## mm_gcd
module mm_gcd (
    clock,
    reset,
    a,
    b,
    c,
    start,
    finished
);
input clock;
input reset;
input [31:0] a;
input [31:0] b;
output [31:0] c;
reg [31:0] c;
input start;
output finished;
reg finished;
reg [31:0] y;
reg [31:0] x;
always @(posedge clock) begin: MM_GCD_RTL
    if (reset == 0) begin
        y <= 0;
        x <= 0;
        finished <= 1;
        c <= 0;
    end
    else begin
        if (start) begin
            finished <= 1'b0;
            x <= a;
            y <= b;
        end
        else begin
            if ((y == 0)) begin
                finished <= 1'b1;
                c <= x;
            end
            else if ((x > y)) begin
                x <= (x - y);
            end
            else begin
                y <= (y - x);
            end
        end
    end
end
endmodule
clock: 3.06 ns
lec_check: 0
cap_margin: 20
core_aspect_ratio: 0.94
core_margin: 2
core_utilization: 69
cts_cluster_diameter: 169
cts_cluster_size: 53
gpl_timing_driven: 1
max_routing_layer: met4
min_routing_layer: met1
place_density: 0.61
slew_margin: 20
run.sh (not shown) runs the stock make flow with config.mk's settings and CLKGATE_MAP_FILE=.
The starting point finished but failed the layout checks on setup timing.
Rerun with:
==> flow/config.mk (replaced) <==
export PLATFORM = sky130hd
export DESIGN_NAME = mm_gcd
export DESIGN_NICKNAME = mm_gcd
export VERILOG_FILES = /design/flow/design.v
export SDC_FILE = /design/flow/constraint.sdc
export NUM_CORES = 4
export LEC_CHECK = 0
export CAP_MARGIN = 20
export CORE_MARGIN = 2
export CORE_UTILIZATION = 65
export SLEW_MARGIN = 20
==> flow/constraint.sdc (replaced) <==
create_clock -name core_clock -period 3.78 [get_ports {clock}]
set_input_delay 0.7560 -clock core_clock [delete_from_list [all_inputs] [get_ports {clock}]]
set_output_delay 0.7560 -clock core_clock [all_outputs]
set_load 0.01 [all_outputs]
What happened:
- The changed run finished clean
- wire length came out lower by 21%
- global-route usage is lower by 8.3 points
Rerun with:
--- a/flow/config.mk
+++ b/flow/config.mk
@@ -7,0 +8 @@
+export ABC_AREA = 1
@@ -10 +11,2 @@
-export CORE_UTILIZATION = 65
+export CORE_UTILIZATION = 72
+export PLACE_DENSITY_LB_ADDON = 0.0
==> flow/constraint.sdc (replaced) <==
create_clock -name core_clock -period 1.03 [get_ports {clock}]
set_input_delay 0.2060 -clock core_clock [delete_from_list [all_inputs] [get_ports {clock}]]
set_output_delay 0.2060 -clock core_clock [all_outputs]
set_load 0.01 [all_outputs]
=> This time the run never finished: it broke off in 3_5_place_dp with DPL-0038; synthesized cell count is higher by well over a third; die area increases by a few percent; area after synthesis rose by roughly a tenth.
Rerun with:
--- a/flow/config.mk
+++ b/flow/config.mk
@@ -8 +7,0 @@
-export ABC_AREA = 1
@@ -11,2 +10,2 @@
-export CORE_UTILIZATION = 72
-export PLACE_DENSITY_LB_ADDON = 0.0
+export CORE_UTILIZATION = 58
+export SETUP_SLACK_MARGIN = 1.03
==> flow/constraint.sdc (replaced) <==
create_clock -name core_clock -period 3.6 [get_ports {clock}]
set_input_delay 0.7200 -clock core_clock [delete_from_list [all_inputs] [get_ports {clock}]]
set_output_delay 0.7200 -clock core_clock [all_outputs]
set_load 0.01 [all_outputs]
With this change the flow finished with timing, DRC and antenna clean.
Die size goes up by 9.3%.
Synthesized cell count fell by 34%.
Synthesized area falls by 12%.

* * *

Starting RTL as in the previous note.
==> flow/design.v (excerpt) <==
module mm_gcd (
    clock,
    reset,
    a,
    b,
    c,
    start,
    finished
);
Settings: LEC_CHECK=0, CAP_MARGIN=20, CORE_MARGIN=8, CORE_UTILIZATION=40, CTS_CLUSTER_DIAMETER=296, CTS_CLUSTER_SIZE=98, HOLD_SLACK_MARGIN=-0.09, MAX_ROUTING_LAYER=met4, PLACE_DENSITY=0.39, SLEW_MARGIN=20, TNS_END_PERCENT=35; clock period 5.0 ns.
The starting point produced a clean layout.
Then changed:
Settings changed: CAP_MARGIN 20 to 35, CORE_UTILIZATION 40 to 68, PLACE_DENSITY 0.39 to 0.36, TNS_END_PERCENT 35 to 15.
What happened: Area after synthesis is unchanged; die area shrinks by well over a third; register-to-register slack improves by 0.15 ns; via count is higher by a few percent; final area is lower by a few percent; cell count goes down by a little under a tenth; worst setup slack improves by 0.15 ns.
Then changed:
Settings changed: CAP_MARGIN 35 to 20, CORE_MARGIN 8 to 2, CORE_UTILIZATION 68 to 40, MAX_ROUTING_LAYER met4 to unset, PLACE_DENSITY 0.36 to 0.39, TNS_END_PERCENT 15 to unset.
Effect: The changed run passed the timing, DRC and antenna checks; clock-buffer cell count does not change; core utilization went down by 33 points; clock skew stays flat; synthesized area stays the same; global-route usage shrinks by 6.8 points; cell count rose by 7.8%; die area rises by 36%; design area went up by 2.4%.
Then changed:
Settings changed: CAP_MARGIN 20 to 35, CORE_MARGIN 2 to 8, CORE_UTILIZATION 40 to 68, MAX_ROUTING_LAYER set to met4, PLACE_DENSITY 0.39 to 0.36, TNS_END_PERCENT set to 35.
Result: The changed run produced a clean layout; final area is lower by 2.3%; setup slack is better by 0.17 ns; via count is higher by about 5%.

* * *

mm_gcd again, from the RTL that the note above started with.
## mm_gcd
module mm_gcd (
    clock,
    reset,
    a,
    b,
    c,
    start,
    finished
);
input clock;
input reset;
input [31:0] a;
input [31:0] b;
output [31:0] c;
reg [31:0] c;
input start;
output finished;
reg finished;
reg [31:0] y;
reg [31:0] x;
always @(posedge clock) begin: MM_GCD_RTL
    if (reset == 0) begin
        y <= 0;
        x <= 0;
        finished <= 1;
        c <= 0;
    end
    else begin
        if (start) begin
            finished <= 1'b0;
            x <= a;
            y <= b;
        end
        else begin
            if ((y == 0)) begin
                finished <= 1'b1;
                c <= x;
            end
            else if ((x > y)) begin
                x <= (x - y);
            end
            else begin
                y <= (y - x);
            end
        end
    end
end
endmodule
Settings: LEC_CHECK=0, ABC_AREA=1, CAP_MARGIN=20, CELL_PAD_IN_SITES_GLOBAL_PLACEMENT=1, CORE_ASPECT_RATIO=0.79, CORE_MARGIN=3, CORE_UTILIZATION=26, CTS_CLUSTER_SIZE=30, GPL_TIMING_DRIVEN=0, MAX_ROUTING_LAYER=met4, MIN_ROUTING_LAYER=met1, PLACE_DENSITY=0.61, SETUP_SLACK_MARGIN=-0.06, SLEW_MARGIN=15, TNS_END_PERCENT=65; clock period 2.35 ns.
The starting point finished with negative setup slack left.
Next try:
==> flow/config.mk (replaced) <==
export PLATFORM = sky130hd
export DESIGN_NAME = mm_gcd
export DESIGN_NICKNAME = mm_gcd
export VERILOG_FILES = /design/flow/design.v
export SDC_FILE = /design/flow/constraint.sdc
export NUM_CORES = 4
export LEC_CHECK = 0
export CAP_MARGIN = 20
export CORE_MARGIN = 2
export CORE_UTILIZATION = 57
export SLEW_MARGIN = 20
==> flow/constraint.sdc (replaced) <==
create_clock -name core_clock -period 3.8 [get_ports {clock}]
set_input_delay 0.7600 -clock core_clock [delete_from_list [all_inputs] [get_ports {clock}]]
set_output_delay 0.7600 -clock core_clock [all_outputs]
set_load 0.01 [all_outputs]
Outcome:
- Now the flow went through all stages and came out clean
- count of clock-buffer cells in the layout drops by 1
- register-to-register slack gains 0.39 ns
- synthesized area drops by 12%
- wire length drops by 33%
- utilization climbs by 34 points
- non-clock buffer count drops by 32
- global-route usage climbs by 14 points
- final area drops by 20%
Next try:
--- a/flow/config.mk
+++ b/flow/config.mk
@@ -10 +10 @@
-export CORE_UTILIZATION = 57
+export CORE_UTILIZATION = 40
Outcome:
- setup slack is better by 0.039 ns
- die size is higher by 41%
- final cell count is higher by 4.8%
- hold slack hardly moves
- critical path depth is higher by 3
- register-to-register slack is better by 0.04 ns
Next try:
--- a/flow/config.mk
+++ b/flow/config.mk
@@ -10,0 +11 @@
+export GPL_ROUTABILITY_DRIVEN = 0
==> flow/constraint.sdc (replaced) <==
create_clock -name core_clock -period 6.59 [get_ports {clock}]
set_input_delay 1.3180 -clock core_clock [delete_from_list [all_inputs] [get_ports {clock}]]
set_output_delay 1.3180 -clock core_clock [all_outputs]
set_load 0.01 [all_outputs]
The new run completed with no timing, DRC or antenna violations.
Final area fell by 2.5%.
Maximum frequency fell by about 10%.
First-iteration DRC count fell by 12%.
Next try:
--- a/flow/config.mk
+++ b/flow/config.mk
@@ -7,0 +8 @@
+export ABC_AREA = 1
@@ -10,2 +11 @@
-export CORE_UTILIZATION = 40
-export GPL_ROUTABILITY_DRIVEN = 0
+export CORE_UTILIZATION = 56
==> flow/constraint.sdc (replaced) <==
create_clock -name core_clock -period 5.0 [get_ports {clock}]
set_input_delay 1.0000 -clock core_clock [delete_from_list [all_inputs] [get_ports {clock}]]
set_output_delay 1.0000 -clock core_clock [all_outputs]
set_load 0.01 [all_outputs]
- The new run finished clean
- core utilization goes up by 18 points
- hold slack gains 0.034 ns
- routed wire length goes up by 11%
- sequential share of layout area goes down by 2.1 points
- final area goes up by 11%
- setup slack loses 1.1 ns
- non-clock buffer count goes up by 1
- count of clock-buffer cells in the layout goes up by 1
Next try:
--- a/flow/config.mk
+++ b/flow/config.mk
@@ -8 +7,0 @@
-export ABC_AREA = 1
@@ -10,2 +9,7 @@
-export CORE_MARGIN = 2
-export CORE_UTILIZATION = 56
+export CORE_MARGIN = 8
+export CORE_UTILIZATION = 68
+export CTS_CLUSTER_DIAMETER = 296
+export CTS_CLUSTER_SIZE = 98
+export HOLD_SLACK_MARGIN = -0.09
+export MAX_ROUTING_LAYER = met4
+export PLACE_DENSITY = 0.39
@@ -12,0 +17 @@
+export TNS_END_PERCENT = 35
=> Sequential cell count stays the same. Wire length shrinks by a little under a tenth. Setup slack got worse by 0.59 ns. Global-route usage grows by 0.93 points. Critical path depth shrinks by 4. Area after synthesis shrinks by roughly a tenth.

* * *

mm_gcd again, from the RTL that the note above started with.
Settings: LEC_CHECK=0, ABC_AREA=1, CAP_MARGIN=20, CORE_MARGIN=2, CORE_UTILIZATION=72, CTS_CLUSTER_DIAMETER=109, PLACE_DENSITY_LB_ADDON=0.0, SETUP_SLACK_MARGIN=0.24, SLEW_MARGIN=20, TNS_END_PERCENT=5; clock period 1.03 ns.
The first run failed in 3_5_place_dp on DPL-0038.
Rerun with:
CTS_CLUSTER_DIAMETER = default   (was 109)
CTS_CLUSTER_SIZE = 99   (was default)
PLACE_DENSITY = 0.38   (was default)
PLACE_DENSITY_LB_ADDON = default   (was 0.0)
SETUP_SLACK_MARGIN = default   (was 0.24)
TNS_END_PERCENT = 10   (was 5)
clock period = 2.49 ns   (was 1.03 ns; I/O delays follow)
With this change the flow reached the layout checks and failed them: setup timing.
Die area does not change.
Synthesized area is unchanged.
Synthesized cell count is unchanged.
Rerun with:
ABC_AREA = default   (was 1)
CORE_UTILIZATION = 70   (was 72)
CTS_CLUSTER_SIZE = default   (was 99)
PLACE_DENSITY = default   (was 0.38)
SETUP_SLACK_MARGIN = -0.24   (was default)
TNS_END_PERCENT = default   (was 10)
clock period = 3.42 ns   (was 2.49 ns; I/O delays follow)
Now the flow ran to the end with no violations.
Final cell count is lower by a quarter to a third.
Fmax came out lower by about a fifth.
Area after synthesis falls by roughly a tenth.
Rerun with:
CORE_UTILIZATION = 40   (was 70)
SETUP_SLACK_MARGIN = default   (was -0.24)
clock period = 5.0 ns   (was 3.42 ns; I/O delays follow)
Final cell count goes up by a few percent.
Count of clock-buffer cells in the layout is unchanged.
Non-clock buffer count decreases by 32.
Global-route usage decreases by 17 points.
Worst setup slack improved by 1.2 ns.
Core utilization fell by 36 points.
Cell area hardly moves.
